## mac_array
module mac_array #(
    parameter NUM_CHANNELS = 4,
    parameter DATA_WIDTH = 8,
    parameter ACCUM_WIDTH = 32,
    parameter OUTPUT_WIDTH = 16
)(
    input  clk,
    input  rst_n,
    input  [NUM_CHANNELS-1:0] enable,
    input  [NUM_CHANNELS-1:0] clear_acc,
    input  [DATA_WIDTH*NUM_CHANNELS-1:0] input_data,
    input  [DATA_WIDTH*NUM_CHANNELS-1:0] weight,
    output [OUTPUT_WIDTH*NUM_CHANNELS-1:0] mac_out,
    output [OUTPUT_WIDTH*NUM_CHANNELS-1:0] activated_out,
    output [NUM_CHANNELS-1:0] valid,
    output [NUM_CHANNELS-1:0] overflow
);
For scale: roughly 210 I/O pins.
Settings: LEC_CHECK=0, CAP_MARGIN=20, CORE_MARGIN=2, CORE_UTILIZATION=71, CTS_CLUSTER_DIAMETER=131, CTS_CLUSTER_SIZE=24, SETUP_SLACK_MARGIN=1.18, SLEW_MARGIN=20; clock period 8.06 ns.
run.sh (not shown) runs the stock make flow with config.mk's settings and CLKGATE_MAP_FILE=.
The starting point stopped in global routing with DPL-0038.
Next try:
CORE_UTILIZATION = 14   (was 71)
CTS_CLUSTER_DIAMETER = unset   (was 131)
CTS_CLUSTER_SIZE = unset   (was 24)
SETUP_SLACK_MARGIN = unset   (was 1.18)
clock period = 9.93 ns   (was 8.06 ns; I/O delays follow)
After rerunning: This time the run completed with no timing, DRC or antenna violations; area after synthesis does not change; die size increases to 4.9 times its value; synthesized cell count is unchanged.
Next try:
CORE_UTILIZATION = 67   (was 14)
SETUP_SLACK_MARGIN = 1.49   (was unset)
TNS_END_PERCENT = 5   (was unset)
clock period = 5.59 ns   (was 9.93 ns; I/O delays follow)
This time the run produced a layout that fails on setup timing.
Combinational power went up to 3.3 times its value.
Routed wire length went up by 54%.
Total power went up to 2.9 times its value.
Worst setup slack degrades by 3000 ps.
Sequential share of layout area went down by 1.5 points.
Hold slack barely changes.
Sequential cell count stays the same.
Non-clock buffer count went up by 389.
Utilization went up by 76 points.
Next try:
CORE_UTILIZATION = 70   (was 67)
CTS_CLUSTER_SIZE = 45   (was unset)
MAX_ROUTING_LAYER = met4   (was unset)
PLACE_DENSITY = 0.64   (was unset)
SETUP_SLACK_MARGIN = unset   (was 1.49)
clock period = 7.07 ns   (was 5.59 ns; I/O delays follow)
With this change the flow failed in global routing (ODB-0269).
Synthesized area stays the same.
Die size shrinks by 4.2%.
Synthesized cell count is unchanged.
Next try:
CORE_UTILIZATION = 40   (was 70)
CTS_CLUSTER_SIZE = unset   (was 45)
MAX_ROUTING_LAYER = unset   (was met4)
PLACE_DENSITY = unset   (was 0.64)
TNS_END_PERCENT = unset   (was 5)
clock period = 8.5 ns   (was 7.07 ns; I/O delays follow)
Now the flow went through all stages and came out clean. Synthesized cell count is unchanged. Die area went up by 73%. Synthesized area stays the same.

* * *

Setup of run A:
Starting RTL as in the previous note.
Settings: LEC_CHECK=0, CAP_MARGIN=20, CORE_ASPECT_RATIO=0.5, CORE_MARGIN=2, CORE_UTILIZATION=43, CTS_CLUSTER_DIAMETER=242, CTS_CLUSTER_SIZE=98, SLEW_MARGIN=20; clock period 8.5 ns.
For run B, these inputs were changed with respect to run A:
diff --git a/flow/config.mk b/flow/config.mk
--- a/flow/config.mk
+++ b/flow/config.mk
@@ -7,8 +7,8 @@
 export LEC_CHECK = 0
 export CAP_MARGIN = 20
-export CORE_ASPECT_RATIO = 0.5
 export CORE_MARGIN = 2
-export CORE_UTILIZATION = 43
-export CTS_CLUSTER_DIAMETER = 242
-export CTS_CLUSTER_SIZE = 98
+export CORE_UTILIZATION = 40
+export CTS_CLUSTER_DIAMETER = 292
+export GPL_ROUTABILITY_DRIVEN = 0
+export SETUP_SLACK_MARGIN = 2.04
 export SLEW_MARGIN = 20
Measured against each other, run A and run B differ in aggregate global-route resource usage, the lower figure coming from run A.
Diff run A -> run B | power | up by more than a quarter
Between run B and run A, it is run B whose final critical-path required period is lower, by 0.60 ns.
Sequential cell area share in run B is 1.6 points below run A.
--- input diff run B..run C ---
==> flow/config.mk <==
export PLATFORM = sky130hd
export DESIGN_NAME = mac_array
export DESIGN_NICKNAME = mac_array
export VERILOG_FILES = /design/flow/design.v
export SDC_FILE = /design/flow/constraint.sdc
export NUM_CORES = 4
export LEC_CHECK = 0
export CAP_MARGIN = 20
export CORE_ASPECT_RATIO = 1.46
export CORE_MARGIN = 2
export CORE_UTILIZATION = 60
export CTS_CLUSTER_DIAMETER = 242
export CTS_CLUSTER_SIZE = 98
export PLACE_DENSITY = 0.35
export SLEW_MARGIN = 20
export TNS_END_PERCENT = 15
Findings:
- Run C ran to completion and came out clean on the timing, DRC and antenna checks.
- Diff run B -> run C: global-route usage now larger; total power now smaller; half-perimeter wire length after placement now smaller.
- On worst slew margin relative to its limit, run C does worse than run B.
- As of run C, cell area after placement had fallen by a few percent compared to run B.
- In run C, final cell count is lower than in run B.
- Worst setup slack on run C is down relative to run B.
- Aggregate routed wire length: run C < run B

* * *

Starting RTL as in the previous note.
// mac_array
module mac_array #(
    parameter NUM_CHANNELS = 4,
    parameter DATA_WIDTH = 8,
    parameter ACCUM_WIDTH = 32,
    parameter OUTPUT_WIDTH = 16
)(
    input  clk,
    input  rst_n,
    input  [NUM_CHANNELS-1:0] enable,
    input  [NUM_CHANNELS-1:0] clear_acc,
    input  [DATA_WIDTH*NUM_CHANNELS-1:0] input_data,
    input  [DATA_WIDTH*NUM_CHANNELS-1:0] weight,
    output [OUTPUT_WIDTH*NUM_CHANNELS-1:0] mac_out,
    output [OUTPUT_WIDTH*NUM_CHANNELS-1:0] activated_out,
    output [NUM_CHANNELS-1:0] valid,
    output [NUM_CHANNELS-1:0] overflow
);
make LEC_CHECK=0 ABC_AREA=1 CAP_MARGIN=0 CELL_PAD_IN_SITES_DETAIL_PLACEMENT=2 CORE_ASPECT_RATIO=1.72 CORE_MARGIN=2 CORE_UTILIZATION=16 CTS_CLUSTER_DIAMETER=133 GPL_ROUTABILITY_DRIVEN=0 GPL_TIMING_DRIVEN=1 MAX_ROUTING_LAYER=met4 MIN_ROUTING_LAYER=met1 PLACE_DENSITY_LB_ADDON=0.26 SETUP_SLACK_MARGIN=1.62 SLEW_MARGIN=35 finish   # period 9.28 ns
The baseline completed without violations.
Then changed:
==> flow/config.mk (replaced) <==
export PLATFORM = sky130hd
export DESIGN_NAME = mac_array
export DESIGN_NICKNAME = mac_array
export VERILOG_FILES = /design/flow/design.v
export SDC_FILE = /design/flow/constraint.sdc
export NUM_CORES = 4
export LEC_CHECK = 0
export CAP_MARGIN = 20
export CORE_MARGIN = 2
export CORE_UTILIZATION = 58
export SLEW_MARGIN = 20
==> flow/constraint.sdc (replaced) <==
create_clock -name core_clock -period 5.59 [get_ports {clk}]
set_input_delay 1.1180 -clock core_clock [delete_from_list [all_inputs] [get_ports {clk}]]
set_output_delay 1.1180 -clock core_clock [all_outputs]
set_load 0.01 [all_outputs]
Result: The changed run finished but failed the layout checks on setup timing. Via count drops by 16%. Count of clock-buffer cells in the layout does not change. Sequential share of layout area drops by 0.42 points. Sequential power climbs by 67%. Worst hold slack is better by 9.5 ps. Synthesized area drops by 11%. Power climbs by 120%. Clock skew drops by 15 ps.
Then changed:
--- a/flow/config.mk
+++ b/flow/config.mk
@@ -9,3 +9,3 @@
 export CORE_MARGIN = 2
-export CORE_UTILIZATION = 58
+export CORE_UTILIZATION = 48
 export SLEW_MARGIN = 20
==> flow/constraint.sdc (replaced) <==
create_clock -name core_clock -period 8.31 [get_ports {clk}]
set_input_delay 1.6620 -clock core_clock [delete_from_list [all_inputs] [get_ports {clk}]]
set_output_delay 1.6620 -clock core_clock [all_outputs]
set_load 0.01 [all_outputs]
=> The new run completed without violations; register-to-register slack gets better by 2900 ps; global-route usage went down by 8.9 points; total power went down by 54%; routed wire length went down by 19%; die area went up by 20%.
Power figures rest on the tool's default switching activity, not on a simulated workload.
